==> v36 <==
==> flow/design.v <==
`timescale 1ns / 1ps
module FIR(
    input clk,
    input reset,
    input enable_fir,
    input signed [15:0] fir_data_in,
    output reg signed [31:0] fir_data_out 
    );
    reg signed [15:0] buff0, buff1, buff2, buff3, buff4, buff5, buff6, buff7, buff8, buff9, buff10, buff11, buff12, buff13, buff14;
    wire signed [15:0] tap0, tap1, tap2, tap3, tap4, tap5, tap6, tap7, tap8, tap9, tap10, tap11, tap12, tap13, tap14; 
    reg signed [31:0] acc0, acc1, acc2, acc3, acc4, acc5, acc6, acc7, acc8, acc9, acc10, acc11, acc12, acc13, acc14; 
    assign tap0 = 16'hfe64;
    assign tap1 = 16'hfc8a; 
    assign tap2 = 16'hfc04; 
    assign tap3 = 16'hff93; 
    assign tap4 = 16'h0883; 
    assign tap5 = 16'h14ef; 
    assign tap6 = 16'h1ff7; 
    assign tap7 = 16'h2463; 
    assign tap8 = 16'h1ff7; 
    assign tap9 = 16'h14ef;
    assign tap10 = 16'h0883; 
    assign tap11 = 16'hff93; 
    assign tap12 = 16'hfc04; 
    assign tap13 = 16'hfc8a; 
    assign tap14 = 16'hfe64;
	always @ (posedge clk)
        begin
            if(enable_fir == 1'b1)
                begin
                    buff0 <= fir_data_in;
                    acc0 <= tap0 * buff0;
                    buff1 <= buff0;  
                    acc1 <= tap1 * buff1;
                    buff2 <= buff1; 
                    acc2 <= tap2 * buff2;
                    buff3 <= buff2;     
                    acc3 <= tap3 * buff3;
                    buff4 <= buff3;  
                    acc4 <= tap4 * buff4;
                    buff5 <= buff4; 
                    acc5 <= tap5 * buff5;
                    buff6 <= buff5;  
                    acc6 <= tap6 * buff6;
                    buff7 <= buff6; 
                    acc7 <= tap7 * buff7;
                    buff8 <= buff7;  
                    acc8 <= tap8 * buff8;
                    buff9 <= buff8;     
                    acc9 <= tap9 * buff9;
                    buff10 <= buff9;   
                    acc10 <= tap10 * buff10;
                    buff11 <= buff10;    
                    acc11 <= tap11 * buff11;
                    buff12 <= buff11;    
                    acc12 <= tap12 * buff12;
                    buff13 <= buff12;  
                    acc13 <= tap13 * buff13;  
                    buff14 <= buff13;  
                    acc14 <= tap14 * buff14;  
                end
        end   
    always @ (posedge clk) 
        begin
            if (enable_fir == 1'b1)
                begin
                    fir_data_out <= acc0 + acc1 + acc2 + acc3 + acc4 + acc5 + acc6 + acc7 + acc8 + acc9 + acc10 + acc11 + acc12 + acc13 + acc14;
                end
        end 
endmodule
`timescale 1 ns / 1 ps
module AXIS_FIR_v1_0_S_AXIS #
    (
        parameter integer C_S_AXIS_TDATA_WIDTH	= 16
    )
    (
        input wire [3:0] s_axis_tkeep,
        output reg enable_fir,
        output reg [C_S_AXIS_TDATA_WIDTH-1 : 0] fir_data_in,
        input wire  S_AXIS_ACLK,
        input wire  S_AXIS_ARESETN,
        output wire  S_AXIS_TREADY,
        input wire [C_S_AXIS_TDATA_WIDTH-1 : 0] S_AXIS_TDATA,
        input wire [(C_S_AXIS_TDATA_WIDTH/8)-1 : 0] S_AXIS_TSTRB,
        input wire  S_AXIS_TLAST,
        input wire  S_AXIS_TVALID
    );
    function integer clogb2 (input integer bit_depth);
        begin
            for(clogb2=0; bit_depth>0; clogb2=clogb2+1)
                bit_depth = bit_depth >> 1;
        end
    endfunction
    localparam NUMBER_OF_INPUT_WORDS  = 8;
    localparam bit_num  = clogb2(NUMBER_OF_INPUT_WORDS-1);
    parameter [1:0] IDLE        = 1'b0,  
                    WRITE_FIFO  = 1'b1;  
    reg axis_tready;
    reg mst_exec_state; 
    genvar byte_index;   
    wire fifo_wren;
    reg fifo_full_flag;
    reg [bit_num-1:0] write_pointer;
    reg writes_done;
    assign S_AXIS_TREADY = axis_tready;
    always @ (posedge S_AXIS_ACLK) 
        begin  
            if (!S_AXIS_ARESETN) 
                begin
                  mst_exec_state <= IDLE;
                  axis_tready <= 1'b0;
                end  
            else
                case (mst_exec_state)
                    IDLE: 
                        if (S_AXIS_TVALID)
                            begin
                                mst_exec_state <= WRITE_FIFO;
                                axis_tready <= 1'b1;  
                            end
                        else
                            begin
                                mst_exec_state <= IDLE;
                                axis_tready <= 1'b0;  
                            end
                    WRITE_FIFO: 
                        if (writes_done)
                            begin
                                mst_exec_state <= IDLE;
                            end
                        else
                            begin
                                mst_exec_state <= WRITE_FIFO;
                            end
                endcase
        end
    always@(posedge S_AXIS_ACLK)
        begin
            if(!S_AXIS_ARESETN)
                begin
                    write_pointer <= 0;
                    writes_done <= 1'b0;
                end  
            else
                if (write_pointer <= NUMBER_OF_INPUT_WORDS-1)
                    begin
                        if (fifo_wren)
                            begin
                                write_pointer <= write_pointer + 1;
                                writes_done <= 1'b0;
                            end
                        if ((write_pointer == NUMBER_OF_INPUT_WORDS-1)|| S_AXIS_TLAST)
                            begin
                                writes_done <= 1'b1;
                            end
                    end  
        end
    assign fifo_wren = S_AXIS_TVALID && axis_tready;
    generate 
        for (byte_index=0; byte_index<= (C_S_AXIS_TDATA_WIDTH/8-1); byte_index=byte_index+1)
            begin:FIFO_GEN
                reg  [(C_S_AXIS_TDATA_WIDTH/4)-1:0] stream_data_fifo [0 : NUMBER_OF_INPUT_WORDS-1];
                always @ (posedge S_AXIS_ACLK)
                    begin
                        if (fifo_wren) 
                            begin
                                stream_data_fifo[write_pointer] <= S_AXIS_TDATA[(byte_index*8+7) -: 8];
                            end  
                    end  
            end		
    endgenerate
    always @ (posedge S_AXIS_ACLK)
        begin  
            if (!S_AXIS_ARESETN)
                begin 
                    enable_fir <= 1'b0;
                    fir_data_in <= 16'd0;
                end
            else if (fifo_wren)
                begin
                    enable_fir <= 1'b1;
                    fir_data_in <= S_AXIS_TDATA;
                end
            else 
                begin 
                    enable_fir <= enable_fir;
                    fir_data_in <= fir_data_in;
                end
        end  
endmodule
`timescale 1ns / 1ps
module AXIS_FIR_v1_0_M_AXIS #
    (
        parameter integer C_M_AXIS_TDATA_WIDTH	= 32,
        parameter integer C_M_START_COUNT	= 32
    )
	(
        output reg [3:0] m_axis_tkeep,
        input wire enable_fir,
        input wire [C_M_AXIS_TDATA_WIDTH-1 : 0] fir_data_out,
        input wire  M_AXIS_ACLK,
        input wire  M_AXIS_ARESETN,
        output wire  M_AXIS_TVALID,
        output wire [C_M_AXIS_TDATA_WIDTH-1 : 0] M_AXIS_TDATA,
        output wire [(C_M_AXIS_TDATA_WIDTH/8)-1 : 0] M_AXIS_TSTRB,
        output wire  M_AXIS_TLAST,
        input wire  M_AXIS_TREADY 
	);
	localparam NUMBER_OF_OUTPUT_WORDS = 8;                                               
	function integer clogb2 (input integer bit_depth);                                   
        begin                                                                              
            for(clogb2=0; bit_depth>0; clogb2=clogb2+1)                                      
                bit_depth = bit_depth >> 1;                                                    
        end                                                                                
	endfunction                                                                          
	localparam integer WAIT_COUNT_BITS = clogb2(C_M_START_COUNT-1);                      
	localparam bit_num  = clogb2(NUMBER_OF_OUTPUT_WORDS);                                
	parameter [1:0] IDLE          = 2'b00,  
	                INIT_COUNTER  = 2'b01,  
	                SEND_STREAM   = 2'b10;  
	reg [1:0] mst_exec_state;  
	reg [bit_num-1:0] read_pointer;                                                      
	reg [WAIT_COUNT_BITS-1 : 0] count;
	wire axis_tvalid;
	reg axis_tvalid_delay;
	wire axis_tlast;
	reg axis_tlast_delay;
	reg [C_M_AXIS_TDATA_WIDTH-1 : 0] stream_data_out;
	wire tx_en;
	reg tx_done;
	assign M_AXIS_TVALID = axis_tvalid_delay;
	assign M_AXIS_TDATA	 = stream_data_out;
	assign M_AXIS_TLAST	 = axis_tlast_delay;
	assign M_AXIS_TSTRB	 = {(C_M_AXIS_TDATA_WIDTH/8){1'b1}};
    always @(posedge M_AXIS_ACLK)                                             
        begin                                                                     
            if (!M_AXIS_ARESETN)                                                    
                begin                                                                 
                    mst_exec_state <= IDLE;                                             
                    count    <= 0;                                                      
                end                                                                   
            else                                                                    
                case (mst_exec_state)                                                 
                    IDLE:                                                               
                                mst_exec_state <= INIT_COUNTER;                              
                    INIT_COUNTER:                                                       
                        if (count == C_M_START_COUNT - 1)                               
                            begin                                                           
                                mst_exec_state <= SEND_STREAM;                               
                            end                                                             
                        else                                                              
                            begin                                                           
                                count <= count + 1;                                           
                                mst_exec_state <= INIT_COUNTER;                              
                            end                                                             
                    SEND_STREAM:                                                        
                        if (tx_done)                                                      
                            begin                                                           
                                mst_exec_state <= INIT_COUNTER;
                                count <= 0;                                     
                            end                                                             
                        else                                                              
                            begin                                                           
                                mst_exec_state <= SEND_STREAM;                                
                            end                                                             
                endcase                                                               
        end                                                                       
    assign axis_tvalid = (mst_exec_state != IDLE);
	assign axis_tlast = (read_pointer == NUMBER_OF_OUTPUT_WORDS-1);                                
    always @(posedge M_AXIS_ACLK)                                                                  
        begin                                                                                          
            if (!M_AXIS_ARESETN)                                                                         
                begin                                                                                      
                    axis_tvalid_delay <= 1'b0;                                                               
                    axis_tlast_delay <= 1'b0;                                                                
                end                                                                                        
            else                                                                                         
                begin                                                                                      
                    axis_tvalid_delay <= axis_tvalid;                                                        
                    axis_tlast_delay <= axis_tlast;                                                          
                end                                                                                        
        end                                                                                            
    always@(posedge M_AXIS_ACLK)                                               
        begin                                                                            
            if(!M_AXIS_ARESETN)                                                            
                begin                                                                        
                    read_pointer <= 0;                                                         
                    tx_done <= 1'b0;                                                           
                end                                                                          
            else                                                                           
            if (read_pointer <= NUMBER_OF_OUTPUT_WORDS-1)                                
                begin                                                                      
                    if (tx_en)                                                               
                        begin                                                                  
                            read_pointer <= read_pointer + 1;                                    
                            tx_done <= 1'b0;                                                     
                        end                                                                    
                end                                                                        
            else if (read_pointer == NUMBER_OF_OUTPUT_WORDS)                             
                begin                                                                      
                    tx_done <= 1'b1;   
                    read_pointer <= 0;  
                end                                                                        
        end                                                                              
	assign tx_en = M_AXIS_TREADY && axis_tvalid;   
    always @( posedge M_AXIS_ACLK )                  
        begin                                            
            if(!M_AXIS_ARESETN)                            
                begin                                        
                    stream_data_out <= 1;                      
                end                                          
            else if (tx_en) 
                begin                                        
                    stream_data_out <= fir_data_out;  
                end                                          
        end                                              
    always @ (posedge M_AXIS_ACLK)
        begin
            if (enable_fir == 1'b1 && M_AXIS_ARESETN == 1'b1)
                begin
                    m_axis_tkeep <= 4'hf;
                end
            else
                begin
                    m_axis_tkeep <= 4'h0;
                end
        end    
endmodule
`timescale 1 ns / 1 ps
module AXIS_FIR_v1_0 # 
    (
        parameter integer C_S_AXIS_TDATA_WIDTH	= 16,
        parameter integer C_M_AXIS_TDATA_WIDTH	= 32,
        parameter integer C_M_AXIS_START_COUNT	= 32
    )
    (
        input wire [3:0] s_axis_tkeep,
        output wire [3:0] m_axis_tkeep,
        input wire  s_axis_aclk,
        input wire  s_axis_aresetn,
        output wire  s_axis_tready,
        input wire [C_S_AXIS_TDATA_WIDTH-1 : 0] s_axis_tdata,
        input wire [(C_S_AXIS_TDATA_WIDTH/8)-1 : 0] s_axis_tstrb,
        input wire  s_axis_tlast,
        input wire  s_axis_tvalid,
        input wire  m_axis_aclk,
        input wire  m_axis_aresetn,
        output wire  m_axis_tvalid,
        output wire [C_M_AXIS_TDATA_WIDTH-1 : 0] m_axis_tdata,
        output wire [(C_M_AXIS_TDATA_WIDTH/8)-1 : 0] m_axis_tstrb,
        output wire  m_axis_tlast,
        input wire  m_axis_tready
    );
    wire [C_S_AXIS_TDATA_WIDTH-1 : 0] fir_data_in;
    wire [C_M_AXIS_TDATA_WIDTH-1 : 0] fir_data_out;
    wire enable_fir;
    AXIS_FIR_v1_0_S_AXIS # ( 
        .C_S_AXIS_TDATA_WIDTH(C_S_AXIS_TDATA_WIDTH)
    ) AXIS_FIR_v1_0_S_AXIS_inst (
        .s_axis_tkeep(s_axis_tkeep),
        .enable_fir(enable_fir),
        .fir_data_in(fir_data_in),
        .S_AXIS_ACLK(s_axis_aclk),
        .S_AXIS_ARESETN(s_axis_aresetn),
        .S_AXIS_TREADY(s_axis_tready),
        .S_AXIS_TDATA(s_axis_tdata),
        .S_AXIS_TSTRB(s_axis_tstrb),
        .S_AXIS_TLAST(s_axis_tlast),
        .S_AXIS_TVALID(s_axis_tvalid)
    );
    AXIS_FIR_v1_0_M_AXIS # ( 
        .C_M_AXIS_TDATA_WIDTH(C_M_AXIS_TDATA_WIDTH),
        .C_M_START_COUNT(C_M_AXIS_START_COUNT)
    ) AXIS_FIR_v1_0_M_AXIS_inst (
        .m_axis_tkeep(m_axis_tkeep),
        .enable_fir(enable_fir),
        .fir_data_out(fir_data_out),
        .M_AXIS_ACLK(s_axis_aclk),
        .M_AXIS_ARESETN(s_axis_aresetn),
        .M_AXIS_TVALID(m_axis_tvalid),
        .M_AXIS_TDATA(m_axis_tdata),
        .M_AXIS_TSTRB(m_axis_tstrb),
        .M_AXIS_TLAST(m_axis_tlast),
        .M_AXIS_TREADY(m_axis_tready)
    );
    FIR LPF_FIR_inst (
        .clk(s_axis_aclk),
        .reset(s_axis_aresetn),
        .enable_fir(enable_fir),
        .fir_data_in(fir_data_in),  
        .fir_data_out(fir_data_out)  
    );
endmodule
==> flow/run.sh <==
#!/bin/bash
# the make line also repeats each setting of config.mk as NAME=value (left out here)
make -C /OpenROAD-flow-scripts/flow DESIGN_CONFIG=/design/flow/config.mk WORK_HOME=/design/flow/orfs CLKGATE_MAP_FILE= finish
==> flow/config.mk <==
export PLATFORM = sky130hd
export DESIGN_NAME = AXIS_FIR_v1_0
export DESIGN_NICKNAME = AXIS_FIR_v1_0
export VERILOG_FILES = /design/flow/design.v
export SDC_FILE = /design/flow/constraint.sdc
export NUM_CORES = 4
export LEC_CHECK = 0
export ABC_AREA = 1
export CAP_MARGIN = 30
export CORE_ASPECT_RATIO = 1.35
export CORE_MARGIN = 5
export CORE_UTILIZATION = 43
export CTS_CLUSTER_SIZE = 32
export GPL_ROUTABILITY_DRIVEN = 0
export HOLD_SLACK_MARGIN = 0.27
export MAX_ROUTING_LAYER = met4
export MIN_ROUTING_LAYER = met2
export PLACE_DENSITY = 0.41
export SETUP_SLACK_MARGIN = -0.36
export SLEW_MARGIN = 20
==> flow/constraint.sdc <==
create_clock -name core_clock -period 11.6 [get_ports {s_axis_aclk}]
set_input_delay 2.3200 -clock core_clock [delete_from_list [all_inputs] [get_ports {s_axis_aclk}]]
set_output_delay 2.3200 -clock core_clock [all_outputs]
set_load 0.01 [all_outputs]
==> v32 (differences from v36) <==
==> flow/config.mk (replaced) <==
export PLATFORM = sky130hd
export DESIGN_NAME = AXIS_FIR_v1_0
export DESIGN_NICKNAME = AXIS_FIR_v1_0
export VERILOG_FILES = /design/flow/design.v
export SDC_FILE = /design/flow/constraint.sdc
export NUM_CORES = 4
export LEC_CHECK = 0
export CAP_MARGIN = 20
export CORE_MARGIN = 2
export CORE_UTILIZATION = 40
export SLEW_MARGIN = 20
==> flow/constraint.sdc (replaced) <==
create_clock -name core_clock -period 7.38 [get_ports {s_axis_aclk}]
set_input_delay 1.4760 -clock core_clock [delete_from_list [all_inputs] [get_ports {s_axis_aclk}]]
set_output_delay 1.4760 -clock core_clock [all_outputs]
set_load 0.01 [all_outputs]
==> v20 (differences from v36) <==
==> flow/config.mk (replaced) <==
export PLATFORM = sky130hd
export DESIGN_NAME = AXIS_FIR_v1_0
export DESIGN_NICKNAME = AXIS_FIR_v1_0
export VERILOG_FILES = /design/flow/design.v
export SDC_FILE = /design/flow/constraint.sdc
export NUM_CORES = 4
export LEC_CHECK = 0
export ABC_AREA = 1
export CAP_MARGIN = 20
export CORE_MARGIN = 2
export CORE_UTILIZATION = 72
export MAX_ROUTING_LAYER = met4
export PLACE_DENSITY_LB_ADDON = 0.02
export SETUP_SLACK_MARGIN = 1.31
export SLEW_MARGIN = 20
==> flow/constraint.sdc (replaced) <==
create_clock -name core_clock -period 4.42 [get_ports {s_axis_aclk}]
set_input_delay 0.8840 -clock core_clock [delete_from_list [all_inputs] [get_ports {s_axis_aclk}]]
set_output_delay 0.8840 -clock core_clock [all_outputs]
set_load 0.01 [all_outputs]
==> v19 (differences from v36) <==
--- a/flow/config.mk
+++ b/flow/config.mk
@@ -8,10 +8,7 @@
 export ABC_AREA = 1
 export CAP_MARGIN = 30
-export CORE_ASPECT_RATIO = 1.35
-export CORE_MARGIN = 5
-export CORE_UTILIZATION = 43
-export CTS_CLUSTER_SIZE = 32
+export CORE_MARGIN = 2
+export CORE_UTILIZATION = 40
 export GPL_ROUTABILITY_DRIVEN = 0
-export HOLD_SLACK_MARGIN = 0.27
 export MAX_ROUTING_LAYER = met4
 export MIN_ROUTING_LAYER = met2
==> flow/constraint.sdc (replaced) <==
create_clock -name core_clock -period 8.0 [get_ports {s_axis_aclk}]
set_input_delay 1.6000 -clock core_clock [delete_from_list [all_inputs] [get_ports {s_axis_aclk}]]
set_output_delay 1.6000 -clock core_clock [all_outputs]
set_load 0.01 [all_outputs]
==> summary of the runs <==
v32 produced a clean layout. v36 finished with timing, DRC and antenna clean. v20 stopped in global routing on GRT-0116. v19 passed the timing, design-rule and antenna checks. Worst hold slack, highest first: v19, v36, v32. In synthesized cell count, v20 and v36 do not differ. The lowest core utilization belongs to v32, the highest to v36. Area after synthesis is the same in v19 and v20. Non-clock buffer count: v32 > v36 > v19.
==> figures <==
item                                                                       v20                    v32                            v36                    v19
Count of sequential standard cells                                           -                    717                            717                    717
Total met2 wirelength after detailed routing                                 -              88,500 µm                     141,000 µm             131,000 µm
Critical path required time                                                  -                7.84 ns                       12.03 ns                8.53 ns
Post-Place Cells                                                        11,880                 10,096                         12,293                 12,415
Capturing instance or port of the critical path                              -  LPF_FIR_inst.acc6[30]  LPF_FIR_inst.fir_data_out[31]  LPF_FIR_inst.acc8[30]
Number of logic gates                                                        -                  4,573                          6,179                  6,179
Result of the run                                       stopped before the end  timing/DRC/antenna clean       timing/DRC/antenna clean  timing/DRC/antenna clean
Failing step                                                    global routing                      -                              -                      -
Final area over synthesized area                                             -                 1.088x                         1.084x                 1.092x
Pre-Place Util                                                           72.3%                  40.2%                          43.2%                  40.3%
Unique masters post-synth                                                   50                     77                             50                     50
Maximum fanout encountered on the critical timing path                       -                     10                              5                      9
Routability congestion estimate                                           1.04                  0.956                              -                      -
